==> job 2552 <==
==> flow/design.v <==
`timescale 1ns/10ps
module MBF(CLK, RESET, IN_VALID, IN_DATA, X_DATA, Y_DATA, OUT_VALID);
input   CLK;
input   RESET;
input   IN_VALID;
input       [12:0]  IN_DATA;
output  reg [12:0]  X_DATA;
output  reg [12:0]  Y_DATA;
output  reg         OUT_VALID;
reg [5:0] data_cnt;
reg [12:0] s[0:10];
reg [12:0] in_data;
reg [33:0] y_h[0:11];
reg [33:0] y_l[0:11];
wire [17:0] H0, H1, H2, H3, H4, H5, H6, H7, H8, H9, H10, H11;
wire [17:0] L0, L1, L2, L3, L4, L5, L6, L7, L8, L9, L10, L11;
assign H0 = 18'd110592;
assign H1 = 18'd77824;
assign H2 = 18'd20480;
assign H3 = 18'd36864;
assign H4 = 18'd86016;
assign H5 = 18'd69632;
assign H6 = 18'd65536;
assign H7 = 18'd77824;
assign H8 = 18'd45056;
assign H9 = 18'd49152;
assign H10 = 18'd65536;
assign H11 = 18'd126976;
assign L0 = 18'd57344;
assign L1 = 18'd16384;
assign L2 = 18'd12288;
assign L3 = 18'd4096;
assign L4 = 18'd65536;
assign L5 = 18'd57344;
assign L6 = 18'd114688;
assign L7 = 18'd65536;
assign L8 = 18'd126976;
assign L9 = 18'd114688;
assign L10 = 18'd126976;
assign L11 = 18'd69632;
always@(posedge RESET or posedge CLK)
begin
    if (RESET) begin
        in_data <= 13'b0;
        s[0] <= 13'b0;
		s[1] <= 13'b0;
		s[2] <= 13'b0;
		s[3] <= 13'b0;
		s[4] <= 13'b0;
		s[5] <= 13'b0;	
		s[6] <= 13'b0;
		s[7] <= 13'b0;
		s[8] <= 13'b0;
		s[9] <= 13'b0;
		s[10] <= 13'b0;
 		y_h[0] <= 34'b0;
		y_h[1] <= 34'b0;
		y_h[2] <= 34'b0;
		y_h[3] <= 34'b0;
		y_h[4] <= 34'b0;
		y_h[5] <= 34'b0;	
		y_h[6] <= 34'b0;
		y_h[7] <= 34'b0;
		y_h[8] <= 34'b0;
		y_h[9] <= 34'b0;
		y_h[10] <= 34'b0;
		y_h[11] <= 34'b0;
		y_l[0] <= 34'b0;
		y_l[1] <= 34'b0;
		y_l[2] <= 34'b0;
		y_l[3] <= 34'b0;
		y_l[4] <= 34'b0;
		y_l[5] <= 34'b0;	
		y_l[6] <= 34'b0;
		y_l[7] <= 34'b0;
		y_l[8] <= 34'b0;
		y_l[9] <= 34'b0;
		y_l[10] <= 34'b0;
		y_l[11] <= 34'b0;
    end else begin
        in_data <= (IN_VALID) ? IN_DATA : 13'b0;
		s[0] <= in_data;
		s[1] <= s[0];
		s[2] <= s[1];
		s[3] <= s[2];
		s[4] <= s[3];
		s[5] <= s[4];
		s[6] <= s[5];
		s[7] <= s[6];
		s[8] <= s[7];
		s[9] <= s[8];
		s[10] <= s[9];
		y_h[0] <= H0 * in_data;
		y_h[1] <= H1 * s[0];
        y_h[2] <= H2 * s[1];
        y_h[3] <= H3 * s[2];
        y_h[4] <= H4 * s[3];
        y_h[5] <= H5 * s[4];
        y_h[6] <= H6 * s[5];
        y_h[7] <= H7 * s[6];
        y_h[8] <= H8 * s[7];
        y_h[9] <= H9 * s[8];
        y_h[10] <= H10 * s[9];
        y_h[11] <= H11 * s[10];
		y_l[0] <= L0 * in_data;
		y_l[1] <= L1 * s[0];
        y_l[2] <= L2 * s[1];
        y_l[3] <= L3 * s[2];
        y_l[4] <= L4 * s[3];
        y_l[5] <= L5 * s[4];
        y_l[6] <= L6 * s[5];
        y_l[7] <= L7 * s[6];
        y_l[8] <= L8 * s[7];
        y_l[9] <= L9 * s[8];
        y_l[10] <= L10 * s[9];
        y_l[11] <= L11 * s[10];
    end
end
reg [12:0] fk_x;
reg [12:0] fk_y;
always @ (posedge RESET or posedge CLK)
begin
	if (RESET) begin
		X_DATA <= 13'b0;
		Y_DATA <= 13'b0;
		fk_x <= 13'b0;
		fk_y <= 13'b0;
		OUT_VALID <= 1'b0;
	end else begin
		fk_y <= (((y_h[0] + y_h[1] + y_h[2] + y_h[3] + y_h[4] + y_h[5] + y_h[6] + y_h[7] + y_h[8] + y_h[9] + y_h[10] + y_h[11]) >> 20) & 14'd1) ? 
				(((y_h[0] + y_h[1] + y_h[2] + y_h[3] + y_h[4] + y_h[5] + y_h[6] + y_h[7] + y_h[8] + y_h[9] + y_h[10] + y_h[11]) >> 20) + 1'b1) >> 1 :
				((y_h[0] + y_h[1] + y_h[2] + y_h[3] + y_h[4] + y_h[5] + y_h[6] + y_h[7] + y_h[8] + y_h[9] + y_h[10] + y_h[11]) >> 21);
		fk_x <= (((y_l[0] + y_l[1] + y_l[2] + y_l[3] + y_l[4] + y_l[5] + y_l[6] + y_l[7] + y_l[8] + y_l[9] + y_l[10] + y_l[11]) >> 20) & 14'd1) ? 
				(((y_l[0] + y_l[1] + y_l[2] + y_l[3] + y_l[4] + y_l[5] + y_l[6] + y_l[7] + y_l[8] + y_l[9] + y_l[10] + y_l[11]) >> 20) + 1'b1) >> 1 :
				((y_l[0] + y_l[1] + y_l[2] + y_l[3] + y_l[4] + y_l[5] + y_l[6] + y_l[7] + y_l[8] + y_l[9] + y_l[10] + y_l[11]) >> 21);
		X_DATA <= fk_x;
		Y_DATA <= fk_y;
		OUT_VALID <= (fk_x) ? 1'b1 : 1'b0;
	end
end
endmodule
==> flow/run.sh <==
#!/bin/bash
# the make line also repeats each setting of config.mk as NAME=value (left out here)
make -C /OpenROAD-flow-scripts/flow DESIGN_CONFIG=/design/flow/config.mk WORK_HOME=/design/flow/orfs CLKGATE_MAP_FILE= finish
==> flow/config.mk <==
export PLATFORM = sky130hd
export DESIGN_NAME = MBF
export DESIGN_NICKNAME = MBF
export VERILOG_FILES = /design/flow/design.v
export SDC_FILE = /design/flow/constraint.sdc
export NUM_CORES = 4
export LEC_CHECK = 0
export ABC_AREA = 1
export CAP_MARGIN = 20
export CELL_PAD_IN_SITES_DETAIL_PLACEMENT = 0
export CORE_MARGIN = 4
export CORE_UTILIZATION = 40
export CTS_CLUSTER_DIAMETER = 227
export GPL_ROUTABILITY_DRIVEN = 0
export MAX_ROUTING_LAYER = met4
export MIN_ROUTING_LAYER = met2
export PLACE_DENSITY_LB_ADDON = 0.02
export SETUP_SLACK_MARGIN = 1.62
export SLEW_MARGIN = 20
==> flow/constraint.sdc <==
create_clock -name core_clock -period 5.98 [get_ports {CLK}]
set_input_delay 1.1960 -clock core_clock [delete_from_list [all_inputs] [get_ports {CLK}]]
set_output_delay 1.1960 -clock core_clock [all_outputs]
set_load 0.01 [all_outputs]
==> job 9530 (differences from job 2552) <==
ABC_AREA = 0   (was 1)
CORE_ASPECT_RATIO = 0.69   (was not set)
CORE_MARGIN = 2   (was 4)
CORE_UTILIZATION = 35   (was 40)
CTS_CLUSTER_DIAMETER = not set   (was 227)
CTS_CLUSTER_SIZE = 87   (was not set)
GPL_TIMING_DRIVEN = 1   (was not set)
PLACE_DENSITY_LB_ADDON = not set   (was 0.02)
SETUP_SLACK_MARGIN = not set   (was 1.62)
==> flow/constraint.sdc (replaced) <==
create_clock -name core_clock -period 9.2 [get_ports {CLK}]
set_input_delay 1.8400 -clock core_clock [delete_from_list [all_inputs] [get_ports {CLK}]]
set_output_delay 1.8400 -clock core_clock [all_outputs]
set_load 0.01 [all_outputs]
==> notes <==
- In job 2552 the fmax is larger than in job 9530, by about 40%.
- Worst setup slack: job 2552 is worse than job 9530 (1.2 ns).
- In job 2552 the die area is smaller than in job 9530, by 7.3%.
- Between job 9530 and job 2552, the lower via count is in job 9530 (gap 15%, measured against job 2552).
- Critical path depth: job 9530 is higher than job 2552 (2).
- Against job 2552, the synthesized area of job 9530 is lower by about 3%.

* * *

==> 09-07 <==
Starts from the design.v that is shown in full above.
==> flow/config.mk <==
export PLATFORM = sky130hd
export DESIGN_NAME = MBF
export DESIGN_NICKNAME = MBF
export VERILOG_FILES = /design/flow/design.v
export SDC_FILE = /design/flow/constraint.sdc
export NUM_CORES = 4
export LEC_CHECK = 0
export CAP_MARGIN = 20
export CORE_MARGIN = 2
export CORE_UTILIZATION = 40
export SLEW_MARGIN = 20
==> flow/constraint.sdc <==
create_clock -name core_clock -period 6.72 [get_ports {CLK}]
set_input_delay 1.3440 -clock core_clock [delete_from_list [all_inputs] [get_ports {CLK}]]
set_output_delay 1.3440 -clock core_clock [all_outputs]
set_load 0.01 [all_outputs]
run.sh (not shown) runs the stock make flow with config.mk's settings and CLKGATE_MAP_FILE=.
==> 12-21 (differences from 09-07) <==
- ABC_AREA: unset -> 1
- CAP_MARGIN: 20 -> 5
- CORE_UTILIZATION: 40 -> 58
- CTS_CLUSTER_DIAMETER: unset -> 224
- MAX_ROUTING_LAYER: unset -> met4
- TNS_END_PERCENT: unset -> 35
==> flow/constraint.sdc (replaced) <==
create_clock -name core_clock -period 3.97 [get_ports {CLK}]
set_input_delay 0.7940 -clock core_clock [delete_from_list [all_inputs] [get_ports {CLK}]]
set_output_delay 0.7940 -clock core_clock [all_outputs]
set_load 0.01 [all_outputs]
==> out/metrics.cfg <==
[placement]
dp_hpwl_mm = 68.2
place_ws_ps = 183

[global_routing]
grt_antenna_before_repair = 0

[cells_and_area]
layout.nonclk_buf_share_pct = 2.24

[run_status]
status = finished clean

[min_path]
hp-start = fk_y[6]$_DFF_PP0_

the above is filed under 09-07

==> out/metrics.cfg <==
[min_path]
hp-start = fk_y[2]$_DFF_PP0_

[placement]
dp_hpwl_mm = 85.8

[run_status]
so_faults = negative setup slack
status = complete, but fails checks

[final_timing]
fin_ws_ps = -943
setup_viol = 26

[global_routing]
grt_antenna_before_repair = 6

the above is filed under 12-21


* * *

==> inputs of run E <==
// MBF: RTL as listed in full above, without the edits since
clock: 5.16 ns
lec_check: 0
cap_margin: 20
cell_pad_in_sites_detail_placement: 0
core_aspect_ratio: 0.87
core_margin: 4
core_utilization: 70
setup_slack_margin: -0.45
slew_margin: 20
==> run D (differences from run E) <==
==> flow/config.mk (replaced) <==
export PLATFORM = sky130hd
export DESIGN_NAME = MBF
export DESIGN_NICKNAME = MBF
export VERILOG_FILES = /design/flow/design.v
export SDC_FILE = /design/flow/constraint.sdc
export NUM_CORES = 4
export LEC_CHECK = 0
export CAP_MARGIN = 30
export CORE_MARGIN = 2
export CORE_UTILIZATION = 53
export CTS_CLUSTER_SIZE = 82
export GPL_TIMING_DRIVEN = 1
export MIN_ROUTING_LAYER = met2
export SETUP_SLACK_MARGIN = 1.04
export SLEW_MARGIN = 35
export TNS_END_PERCENT = 60
==> flow/constraint.sdc (replaced) <==
create_clock -name core_clock -period 5.85 [get_ports {CLK}]
set_input_delay 1.1700 -clock core_clock [delete_from_list [all_inputs] [get_ports {CLK}]]
set_output_delay 1.1700 -clock core_clock [all_outputs]
set_load 0.01 [all_outputs]
==> run F (differences from run E) <==
==> flow/config.mk (replaced) <==
export PLATFORM = sky130hd
export DESIGN_NAME = MBF
export DESIGN_NICKNAME = MBF
export VERILOG_FILES = /design/flow/design.v
export SDC_FILE = /design/flow/constraint.sdc
export NUM_CORES = 4
export LEC_CHECK = 0
export ABC_AREA = 1
export CAP_MARGIN = 20
export CORE_MARGIN = 2
export CORE_UTILIZATION = 72
export CTS_CLUSTER_DIAMETER = 400
export SLEW_MARGIN = 20
export TNS_END_PERCENT = 10
==> flow/constraint.sdc (replaced) <==
create_clock -name core_clock -period 3.91 [get_ports {CLK}]
set_input_delay 0.7820 -clock core_clock [delete_from_list [all_inputs] [get_ports {CLK}]]
set_output_delay 0.7820 -clock core_clock [all_outputs]
set_load 0.01 [all_outputs]
==> run K (differences from run E) <==
==> flow/config.mk (replaced) <==
export PLATFORM = sky130hd
export DESIGN_NAME = MBF
export DESIGN_NICKNAME = MBF
export VERILOG_FILES = /design/flow/design.v
export SDC_FILE = /design/flow/constraint.sdc
export NUM_CORES = 4
export LEC_CHECK = 0
export ABC_AREA = 1
export CAP_MARGIN = 20
export CELL_PAD_IN_SITES_DETAIL_PLACEMENT = 0
export CORE_ASPECT_RATIO = 0.87
export CORE_MARGIN = 2
export CORE_UTILIZATION = 72
export CTS_CLUSTER_SIZE = 72
export PLACE_DENSITY_LB_ADDON = 0.04
export SETUP_SLACK_MARGIN = 1.19
export SLEW_MARGIN = 20
==> summary.txt <==
Update from the flow run.

Hold is met by between 0.3 and 0.4 ns. The total via count after detailed routing is between 20000 and 30000. The chip width is 237 µm. The run finished, with violations left. The report lists the violated layout checks as setup timing. According to the timing report, the critical path is launched from y_h[5][17]. Measured along the y axis, the die boundary spans approximately 240 µm. The cell area after synthesis is 39200 µm². Post-CTS repair ended up resizing 223 cells.

In this run, the number of DRC markers left after iteration 0 of detailed routing was 2474. The tally of unique sky130hd cells used after synthesis is 43. The final layout report lists a non-clock buffer count of 323. The worst path setup slack after routing is -1.14 ns. The end-of-flow timing check tallies setup violations at 27.

The worst path uses 129% of the clock period. The row count is roughly 85. The total placed cells including tap cells is roughly 4700.

The final weighted congestion of routability-driven global placement is 0.995. Per the final report, the share of cell area in non-clock buffers is 5.76%.
# the run above: run F

==> summary.txt <==
Update from the flow run.

Hold is met by 0.347 ns. Per the detail_route report, the via count comes to 28618. The post-cts repair resize count is 224.

Per the log, the first TritonRoute iteration ended with a DRC count of 2793. Before any placement, the netlist area is recorded as slightly below 40000 µm². The worst path setup slack after routing is 0.0938 ns. The flow ran to the end and the layout has no timing, DRC or antenna violations. The fraction of area in non-clock buffers is 4.46%. The number of setup violations in the final report is 0. The final weighted congestion recorded by global placement is 1.01. The die is 254 µm wide.
# the run above: run K

==> summary.txt <==
Update from the flow run.

The run finished, with violations left. The checks that failed were setup timing. After layout, the buffer instance count without clock buffers stands at 259. The worst path setup slack after routing is -1.11 ns.

The die is 258 µm wide. The vertical die dimension is approximately 230 µm. The synthesized netlist occupies a cell area of 37900 µm². The count of routing violations after the opening detailed-route iteration is between 1500 and 2000. The tally of unique sky130hd cells used after synthesis is 75. In this run, post-CTS repair resized a total of 82 instances. The share of the clock period used by the worst path after layout is 122%. The number of setup violations in the final report is 22. The timing startpoint of the critical path is s[6][0]. The most critical hold endpoint after final layout shows a slack of 0.341 ns.
# the run above: run E

==> summary.txt <==
Update from the flow run.

The run finished, with violations left. The congestion estimate from routability-driven global placement came to 0.950. The count of routing violations after the opening detailed-route iteration is 4080. The row count is a little under 100. Setup slack on the critical path of the routed design comes to -0.259 ns. The share of the clock period used by the worst path after layout is 104%. The post-route DRC violation count is 2.

Failing layout checks were recorded as DRC, setup timing. The tally of unique sky130hd cells used after synthesis is between 70 and 80. The vertical die dimension is ~270 µm.

The cell area after synthesis is 37900 µm². Across all layers, the routed design uses 32935 vias. Non-clock buffers make up 4.75% of the layout cell area.

The last timing report of the flow puts the setup violation total at 6. The count of plain and timing-repair buffers is 243.
# the run above: run D


* * *

==> sierra <==
Starts from the design.v that is shown in full above.
Settings: LEC_CHECK=0, ABC_AREA=1, CAP_MARGIN=20, CORE_MARGIN=2, CORE_UTILIZATION=72, CTS_CLUSTER_SIZE=79, PLACE_DENSITY_LB_ADDON=0.04, SETUP_SLACK_MARGIN=-0.37, SLEW_MARGIN=20; clock period 3.86 ns.
==> fjord (differences from sierra) <==
Settings changed: CELL_PAD_IN_SITES_DETAIL_PLACEMENT set to 0, CORE_ASPECT_RATIO set to 0.87, CTS_CLUSTER_SIZE 79 to 72, PLACE_DENSITY set to 0.4, PLACE_DENSITY_LB_ADDON 0.04 to unset, SETUP_SLACK_MARGIN -0.37 to 1.19.
==> flow/constraint.sdc (replaced) <==
create_clock -name core_clock -period 5.16 [get_ports {CLK}]
set_input_delay 1.0320 -clock core_clock [delete_from_list [all_inputs] [get_ports {CLK}]]
set_output_delay 1.0320 -clock core_clock [all_outputs]
set_load 0.01 [all_outputs]
==> maple (differences from sierra) <==
Settings changed: ABC_AREA 1 to unset, CELL_PAD_IN_SITES_DETAIL_PLACEMENT set to 0, CORE_ASPECT_RATIO set to 1.85, CORE_UTILIZATION 72 to 65, CTS_CLUSTER_SIZE 79 to unset, PLACE_DENSITY set to 0.66, PLACE_DENSITY_LB_ADDON 0.04 to unset, SETUP_SLACK_MARGIN -0.37 to 1.56.
==> flow/constraint.sdc (replaced) <==
create_clock -name core_clock -period 7.53 [get_ports {CLK}]
set_input_delay 1.5060 -clock core_clock [delete_from_list [all_inputs] [get_ports {CLK}]]
set_output_delay 1.5060 -clock core_clock [all_outputs]
set_load 0.01 [all_outputs]
==> ember (differences from sierra) <==
Settings changed: ABC_AREA 1 to unset, CELL_PAD_IN_SITES_DETAIL_PLACEMENT set to 2, CORE_MARGIN 2 to 4, CORE_UTILIZATION 72 to 40, CTS_CLUSTER_DIAMETER set to 184, CTS_CLUSTER_SIZE 79 to unset, GPL_ROUTABILITY_DRIVEN set to 0, PLACE_DENSITY_LB_ADDON 0.04 to 0.02, SETUP_SLACK_MARGIN -0.37 to 1.62.
==> flow/constraint.sdc (replaced) <==
create_clock -name core_clock -period 5.98 [get_ports {CLK}]
set_input_delay 1.1960 -clock core_clock [delete_from_list [all_inputs] [get_ports {CLK}]]
set_output_delay 1.1960 -clock core_clock [all_outputs]
set_load 0.01 [all_outputs]
==> comparison <==
fjord ran to the end with no violations. sierra finished with negative setup slack left. ember ran to the end with violations: negative setup slack. maple completed with no timing, DRC or antenna violations.
The lowest global-route usage belongs to ember, the highest to sierra.
The first-iteration DRC count of fjord is 3.2 times that of ember.
Design area, lowest first: maple, fjord, ember, sierra.
Against fjord, the worst hold slack of ember is worse by 4.0 ps.
Between fjord and maple, the lower sequential share of layout area is in fjord (gap 2.0 points).
Between maple and sierra, the lower non-clock buffer count is in maple (gap 198).
Clock-buffer cell count: sierra is higher than fjord (8).
Clock skew: ember > fjord > sierra > maple.
In fjord the synthesized cell count is higher than in ember, by 14%.
